v6:
// v_tile
module v_tile #(
    parameter width = 16,  
    parameter num_inputs = 4,  
    parameter num_regs = 16,  
    parameter total_inputs = num_inputs + num_inputs  
) (
    input wire clk,
    input wire reset,
    input wire on_off,  
    input wire write_en1,  
    output wire write_rdy1,
    input wire [num_inputs*width-1:0] w_data_in1,  
    output wire write_ack1,
    input wire write_en2,  
    output wire write_rdy2,
    input wire [num_inputs*width-1:0] w_data_in2,  
    output wire write_ack2,
    input wire write_en3,  
    output wire write_rdy3,
    input wire [width-1:0] w_data_in3,
    output wire write_ack3,
    output wire [num_inputs*width-1:0] adder_outputs,  
    output wire [3:0] dest_info,
    output wire adder_ack
);
Settings: LEC_CHECK=0, ABC_AREA=1, CAP_MARGIN=20, CORE_ASPECT_RATIO=1.43, CORE_MARGIN=2, CORE_UTILIZATION=72, CTS_CLUSTER_DIAMETER=326, SETUP_SLACK_MARGIN=0.57, SLEW_MARGIN=20; clock period 1.92 ns.
run.sh (not shown) runs the stock make flow with config.mk's settings and CLKGATE_MAP_FILE=.
No final results exist for v6, since it was stopped by error DPL-0038 during 3_5_place_dp.
#### Input delta (v51 over v6)
- changing CORE_UTILIZATION from 72 to 40
- removing CTS_CLUSTER_DIAMETER (formerly 326)
- removing CORE_ASPECT_RATIO (formerly 1.43)
- removing ABC_AREA (formerly 1)
- removing SETUP_SLACK_MARGIN (formerly 0.57)
- changing the clock period (ns, I/O delays scaled along) from 1.92 to 4.5
Results
Compared with v6, net count of the mapped netlist in v51 decreased by more than 10%. v51 finished every step from synthesis to the final layout, and the layout passed the timing, design-rule and antenna checks. Summary of the comparison: adder-cell area share of the yosys netlist is higher in v51, relative to v6. Between v6 and v51, the difference in area share of and-or/or-and cells after synthesis is negligible. Share of the yosys chip area belonging to registers, v6 and v51: larger value in v51. Floorplan row count was lower in the run labelled v6. Looking at summed instance area of the synthesized netlist, v51 sits 3.2% lower than v6 does. The synthesized cell count reported for v51 is smaller than that of v6 by 348. From v6 to v51 the numbers moved as follows: mean instance size in the synthesized netlist higher; number of cells in Yosys stat lower; count of different cell masters after synthesis higher.
[inputs] v2 vs v51
- swapping 40 for 30 in CORE_UTILIZATION
- putting MIN_ROUTING_LAYER at met2 where nothing was set
- putting CTS_CLUSTER_SIZE at 94 where nothing was set
--- outcome ---
v2 vs v51 on power density of the placed cells: v2 is the lower one. Comparing v2 and v51, the lower core utilization was measured on v2. Relative to v51, the total core area measured on v2 has increased by more than a quarter. v2 vs v51, highest signal layer in the routed design: met5 vs met4. Net count after synthesis: v2 vs v51 identical. v2: combinational gate area about 0.6% above v51. In v2, clock network fraction of design power is lower than in v51. When v2 is set beside v51, its total global-route track usage turns out to be 4.9 points larger.
For v27, these inputs were changed with respect to v2:
- clearing CTS_CLUSTER_SIZE, which used to be 94
- clearing MIN_ROUTING_LAYER, which used to be met2
- swapping 30 for 40 in CORE_UTILIZATION
- swapping 4.5 for 4.35 in the clock period (ns, I/O delays scaled along)
Results
- For v27, the termination of the worst setup path was adder_fu_inst.adder4.c[15], unlike v2, where it was adder_fu_inst.adder3.carry_out.
- v2 has lower wire length the detailed router placed on met1 than v27.
- Measured against each other, v27 and v2 differ in first-iteration DRC count, the higher figure coming from v2.
- Compared to v2, v27 has global-route usage 5.1 points lower.
- [compare] base=v2 new=v27: utilization of the core after routing higher, post-cts sizing count essentially unchanged, clock network area share moved up, sum of met2 wire segment lengths after detailed routing dropped 3500 um.


Starting RTL as in the previous note.
clock: 4.74 ns
lec_check: 0
cap_margin: 20
cell_pad_in_sites_detail_placement: 0
core_margin: 2
core_utilization: 65
cts_cluster_size: 90
max_routing_layer: met5
place_density_lb_addon: 0.25
setup_slack_margin: 1.31
slew_margin: 40
tns_end_percent: 45
The baseline completed without violations.
Edit:
Settings changed: CELL_PAD_IN_SITES_DETAIL_PLACEMENT 0 to unset, CORE_UTILIZATION 65 to 59, CTS_CLUSTER_SIZE 90 to unset, MAX_ROUTING_LAYER met5 to unset, PLACE_DENSITY_LB_ADDON 0.25 to unset, SETUP_SLACK_MARGIN 1.31 to 0.51, SLEW_MARGIN 40 to 20, TNS_END_PERCENT 45 to unset.
Clock period 4.74 ns to 2.97 ns, I/O delays scaled along.
Effect:
- The changed run stopped in global routing (5_1_grt)
- synthesized cell count stays the same
- die area rises by 9.9%
- area after synthesis does not change
Edit:
Settings changed: CORE_UTILIZATION 59 to 65, CTS_CLUSTER_DIAMETER set to 117, MAX_ROUTING_LAYER set to met4, SETUP_SLACK_MARGIN 0.51 to 0.44.
Clock period 2.97 ns to 4.5 ns, I/O delays scaled along.
After rerunning:
- Now the flow passed the timing, design-rule and antenna checks
- die area went down by 9.0%
- synthesized cell count stays the same
- area after synthesis stays the same
Power and IR drop assume default switching activity.
